==> inputs of v20 <==
==> flow/design.v <==
module sdram_controller (
    wr_addr,
    wr_data,
    wr_enable,
    rd_addr,
    rd_data,
    rd_ready,
    rd_enable,
    busy, rst_n, clk,
    addr, bank_addr, data_in, data_out, data_oe, clock_enable, cs_n, ras_n, cas_n, we_n,
    data_mask_low, data_mask_high
);
parameter ROW_WIDTH = 13;
parameter COL_WIDTH = 9;
parameter BANK_WIDTH = 2;
parameter SDRADDR_WIDTH = ROW_WIDTH > COL_WIDTH ? ROW_WIDTH : COL_WIDTH;
parameter HADDR_WIDTH = BANK_WIDTH + ROW_WIDTH + COL_WIDTH;
parameter CLK_FREQUENCY = 133;   
parameter REFRESH_TIME =  32;    
parameter REFRESH_COUNT = 8192;  
localparam CYCLES_BETWEEN_REFRESH = ( CLK_FREQUENCY
                                      * 1_000
                                      * REFRESH_TIME
                                    ) / REFRESH_COUNT;
localparam IDLE      = 5'b00000;
localparam INIT_NOP1 = 5'b01000,
           INIT_PRE1 = 5'b01001,
           INIT_NOP1_1=5'b00101,
           INIT_REF1 = 5'b01010,
           INIT_NOP2 = 5'b01011,
           INIT_REF2 = 5'b01100,
           INIT_NOP3 = 5'b01101,
           INIT_LOAD = 5'b01110,
           INIT_NOP4 = 5'b01111;
localparam REF_PRE  =  5'b00001,
           REF_NOP1 =  5'b00010,
           REF_REF  =  5'b00011,
           REF_NOP2 =  5'b00100;
localparam READ_ACT  = 5'b10000,
           READ_NOP1 = 5'b10001,
           READ_CAS  = 5'b10010,
           READ_NOP2 = 5'b10011,
           READ_READ = 5'b10100;
localparam WRIT_ACT  = 5'b11000,
           WRIT_NOP1 = 5'b11001,
           WRIT_CAS  = 5'b11010,
           WRIT_NOP2 = 5'b11011;
localparam CMD_PALL = 8'b10010001,
           CMD_REF  = 8'b10001000,
           CMD_NOP  = 8'b10111000,
           CMD_MRS  = 8'b10000000,
           CMD_BACT = 8'b10011000,
           CMD_READ = 8'b10101001,
           CMD_WRIT = 8'b10100001;
input  [HADDR_WIDTH-1:0]   wr_addr;
input  [15:0]              wr_data;
input                      wr_enable;
input  [HADDR_WIDTH-1:0]   rd_addr;
output [15:0]              rd_data;
input                      rd_enable;
output                     rd_ready;
output                     busy;
input                      rst_n;
input                      clk;
output [SDRADDR_WIDTH-1:0] addr;
output [BANK_WIDTH-1:0]    bank_addr;
input  [15:0]              data_in;
output [15:0]              data_out;
output                     data_oe;
output                     clock_enable;
output                     cs_n;
output                     ras_n;
output                     cas_n;
output                     we_n;
output                     data_mask_low;
output                     data_mask_high;
reg  [HADDR_WIDTH-1:0]   haddr_r;
reg  [15:0]              wr_data_r;
reg  [15:0]              rd_data_r;
reg                      busy;
reg                      data_mask_low_r;
reg                      data_mask_high_r;
reg [SDRADDR_WIDTH-1:0]  addr_r;
reg [BANK_WIDTH-1:0]     bank_addr_r;
reg                      rd_ready_r;
wire                     data_mask_low, data_mask_high;
assign data_mask_high = data_mask_high_r;
assign data_mask_low  = data_mask_low_r;
assign rd_data        = rd_data_r;
reg [3:0] state_cnt;
reg [9:0] refresh_cnt;
reg [7:0] command;
reg [4:0] state;
reg [7:0] command_nxt;
reg [3:0] state_cnt_nxt;
reg [4:0] next;
assign {clock_enable, cs_n, ras_n, cas_n, we_n} = command[7:3];
assign bank_addr      = (state[4]) ? bank_addr_r : command[2:1];
assign addr           = (state[4] | state == INIT_LOAD) ? addr_r : { {SDRADDR_WIDTH-11{1'b0}}, command[0], 10'd0 };
assign data_out = wr_data_r;
assign data_oe  = (state == WRIT_CAS);
assign rd_ready = rd_ready_r;
always @ (posedge clk)
  if (~rst_n)
    begin
    state <= INIT_NOP1;
    command <= CMD_NOP;
    state_cnt <= 4'hf;
    haddr_r <= {HADDR_WIDTH{1'b0}};
    wr_data_r <= 16'b0;
    rd_data_r <= 16'b0;
    busy <= 1'b0;
    end
  else
    begin
    state <= next;
    command <= command_nxt;
    if (!state_cnt)
      state_cnt <= state_cnt_nxt;
    else
      state_cnt <= state_cnt - 1'b1;
    if (wr_enable)
      wr_data_r <= wr_data;
    if (state == READ_READ)
      begin
      rd_data_r <= data_in;
      rd_ready_r <= 1'b1;
      end
    else
      rd_ready_r <= 1'b0;
    busy <= state[4];
    if (rd_enable)
      haddr_r <= rd_addr;
    else if (wr_enable)
      haddr_r <= wr_addr;
    end
always @ (posedge clk)
 if (~rst_n)
   refresh_cnt <= 10'b0;
 else
   if (state == REF_NOP2)
     refresh_cnt <= 10'b0;
   else
     refresh_cnt <= refresh_cnt + 1'b1;
always @*
begin
    if (state[4])
      {data_mask_low_r, data_mask_high_r} = 2'b00;
    else
      {data_mask_low_r, data_mask_high_r} = 2'b11;
   bank_addr_r = 2'b00;
   addr_r = {SDRADDR_WIDTH{1'b0}};
   if (state == READ_ACT | state == WRIT_ACT)
     begin
     bank_addr_r = haddr_r[HADDR_WIDTH-1:HADDR_WIDTH-(BANK_WIDTH)];
     addr_r = haddr_r[HADDR_WIDTH-(BANK_WIDTH+1):HADDR_WIDTH-(BANK_WIDTH+ROW_WIDTH)];
     end
   else if (state == READ_CAS | state == WRIT_CAS)
     begin
     bank_addr_r = haddr_r[HADDR_WIDTH-1:HADDR_WIDTH-(BANK_WIDTH)];
     addr_r = {
               {SDRADDR_WIDTH-(11){1'b0}},
               1'b1,                        
               {10-COL_WIDTH{1'b0}},
               haddr_r[COL_WIDTH-1:0]
              };
     end
   else if (state == INIT_LOAD)
     begin
     addr_r = {{SDRADDR_WIDTH-10{1'b0}}, 10'b1000110000};
     end
end
always @*
begin
   state_cnt_nxt = 4'd0;
   command_nxt = CMD_NOP;
   if (state == IDLE)
        if (refresh_cnt >= CYCLES_BETWEEN_REFRESH)
          begin
          next = REF_PRE;
          command_nxt = CMD_PALL;
          end
        else if (rd_enable)
          begin
          next = READ_ACT;
          command_nxt = CMD_BACT;
          end
        else if (wr_enable)
          begin
          next = WRIT_ACT;
          command_nxt = CMD_BACT;
          end
        else
          begin
          next = IDLE;
          end
    else
      if (!state_cnt)
        case (state)
          INIT_NOP1:
            begin
            next = INIT_PRE1;
            command_nxt = CMD_PALL;
            end
          INIT_PRE1:
            begin
            next = INIT_NOP1_1;
            end
          INIT_NOP1_1:
            begin
            next = INIT_REF1;
            command_nxt = CMD_REF;
            end
          INIT_REF1:
            begin
            next = INIT_NOP2;
            state_cnt_nxt = 4'd7;
            end
          INIT_NOP2:
            begin
            next = INIT_REF2;
            command_nxt = CMD_REF;
            end
          INIT_REF2:
            begin
            next = INIT_NOP3;
            state_cnt_nxt = 4'd7;
            end
          INIT_NOP3:
            begin
            next = INIT_LOAD;
            command_nxt = CMD_MRS;
            end
          INIT_LOAD:
            begin
            next = INIT_NOP4;
            state_cnt_nxt = 4'd1;
            end
          REF_PRE:
            begin
            next = REF_NOP1;
            end
          REF_NOP1:
            begin
            next = REF_REF;
            command_nxt = CMD_REF;
            end
          REF_REF:
            begin
            next = REF_NOP2;
            state_cnt_nxt = 4'd7;
            end
          WRIT_ACT:
            begin
            next = WRIT_NOP1;
            state_cnt_nxt = 4'd1;
            end
          WRIT_NOP1:
            begin
            next = WRIT_CAS;
            command_nxt = CMD_WRIT;
            end
          WRIT_CAS:
            begin
            next = WRIT_NOP2;
            state_cnt_nxt = 4'd1;
            end
          READ_ACT:
            begin
            next = READ_NOP1;
            state_cnt_nxt = 4'd1;
            end
          READ_NOP1:
            begin
            next = READ_CAS;
            command_nxt = CMD_READ;
            end
          READ_CAS:
            begin
            next = READ_NOP2;
            state_cnt_nxt = 4'd1;
            end
          READ_NOP2:
            begin
            next = READ_READ;
            end
          default:
            begin
            next = IDLE;
            end
          endcase
      else
        begin
        next = state;
        command_nxt = command;
        end
end
endmodule
==> flow/run.sh <==
#!/bin/bash
# the make line also repeats each setting of config.mk as NAME=value (left out here)
make -C /OpenROAD-flow-scripts/flow DESIGN_CONFIG=/design/flow/config.mk WORK_HOME=/design/flow/orfs CLKGATE_MAP_FILE= finish
==> flow/config.mk <==
export PLATFORM = sky130hd
export DESIGN_NAME = sdram_controller
export DESIGN_NICKNAME = sdram_controller
export VERILOG_FILES = /design/flow/design.v
export SDC_FILE = /design/flow/constraint.sdc
export NUM_CORES = 4
export LEC_CHECK = 0
export CAP_MARGIN = 15
export CELL_PAD_IN_SITES_DETAIL_PLACEMENT = 1
export CORE_ASPECT_RATIO = 1.56
export CORE_MARGIN = 5
export CORE_UTILIZATION = 40
export CTS_CLUSTER_DIAMETER = 155
export CTS_CLUSTER_SIZE = 37
export GPL_ROUTABILITY_DRIVEN = 0
export GPL_TIMING_DRIVEN = 0
export MAX_ROUTING_LAYER = met4
export MIN_ROUTING_LAYER = met2
export SLEW_MARGIN = 35
export TNS_END_PERCENT = 5
==> flow/constraint.sdc <==
create_clock -name core_clock -period 3.43 [get_ports {clk}]
set_input_delay 0.6860 -clock core_clock [delete_from_list [all_inputs] [get_ports {clk}]]
set_output_delay 0.6860 -clock core_clock [all_outputs]
set_load 0.01 [all_outputs]
==> inputs of v17, as changes to v20 <==
==> flow/config.mk (replaced) <==
export PLATFORM = sky130hd
export DESIGN_NAME = sdram_controller
export DESIGN_NICKNAME = sdram_controller
export VERILOG_FILES = /design/flow/design.v
export SDC_FILE = /design/flow/constraint.sdc
export NUM_CORES = 4
export LEC_CHECK = 0
export CAP_MARGIN = 20
export CORE_MARGIN = 2
export CORE_UTILIZATION = 40
export GPL_ROUTABILITY_DRIVEN = 0
export MAX_ROUTING_LAYER = met4
export PLACE_DENSITY = 0.56
export SLEW_MARGIN = 20
==> flow/constraint.sdc (replaced) <==
create_clock -name core_clock -period 7.5 [get_ports {clk}]
set_input_delay 1.5000 -clock core_clock [delete_from_list [all_inputs] [get_ports {clk}]]
set_output_delay 1.5000 -clock core_clock [all_outputs]
set_load 0.01 [all_outputs]
==> inputs of v5, as changes to v20 <==
==> flow/config.mk (replaced) <==
export PLATFORM = sky130hd
export DESIGN_NAME = sdram_controller
export DESIGN_NICKNAME = sdram_controller
export VERILOG_FILES = /design/flow/design.v
export SDC_FILE = /design/flow/constraint.sdc
export NUM_CORES = 4
export LEC_CHECK = 0
export CAP_MARGIN = 20
export CORE_MARGIN = 2
export CORE_UTILIZATION = 58
export CTS_CLUSTER_DIAMETER = 105
export CTS_CLUSTER_SIZE = 29
export PLACE_DENSITY = 0.6
export SLEW_MARGIN = 30
==> flow/constraint.sdc (replaced) <==
create_clock -name core_clock -period 2.34 [get_ports {clk}]
set_input_delay 0.4680 -clock core_clock [delete_from_list [all_inputs] [get_ports {clk}]]
set_output_delay 0.4680 -clock core_clock [all_outputs]
set_load 0.01 [all_outputs]
==> summary of the runs <==
v5 produced a layout that fails on setup timing. v20 completed with no timing, DRC or antenna violations. v17 finished clean.
In v5 the first-iteration DRC count is larger than in v17, by 85%.
Core utilization, highest first: v5, v20, v17.
Clock skew, highest first: v5, v20, v17.
Between v20 and v17, the lower final cell count is in v17 (gap 1.6%, measured against v17).
The lowest clock power belongs to v17, the highest to v5.
Sequential power: v17 < v20 < v5.
Between v17 and v20, the lower combinational power is in v17 (gap 58%, measured against v20).
Power figures rest on the tool's default switching activity, not on a simulated workload.
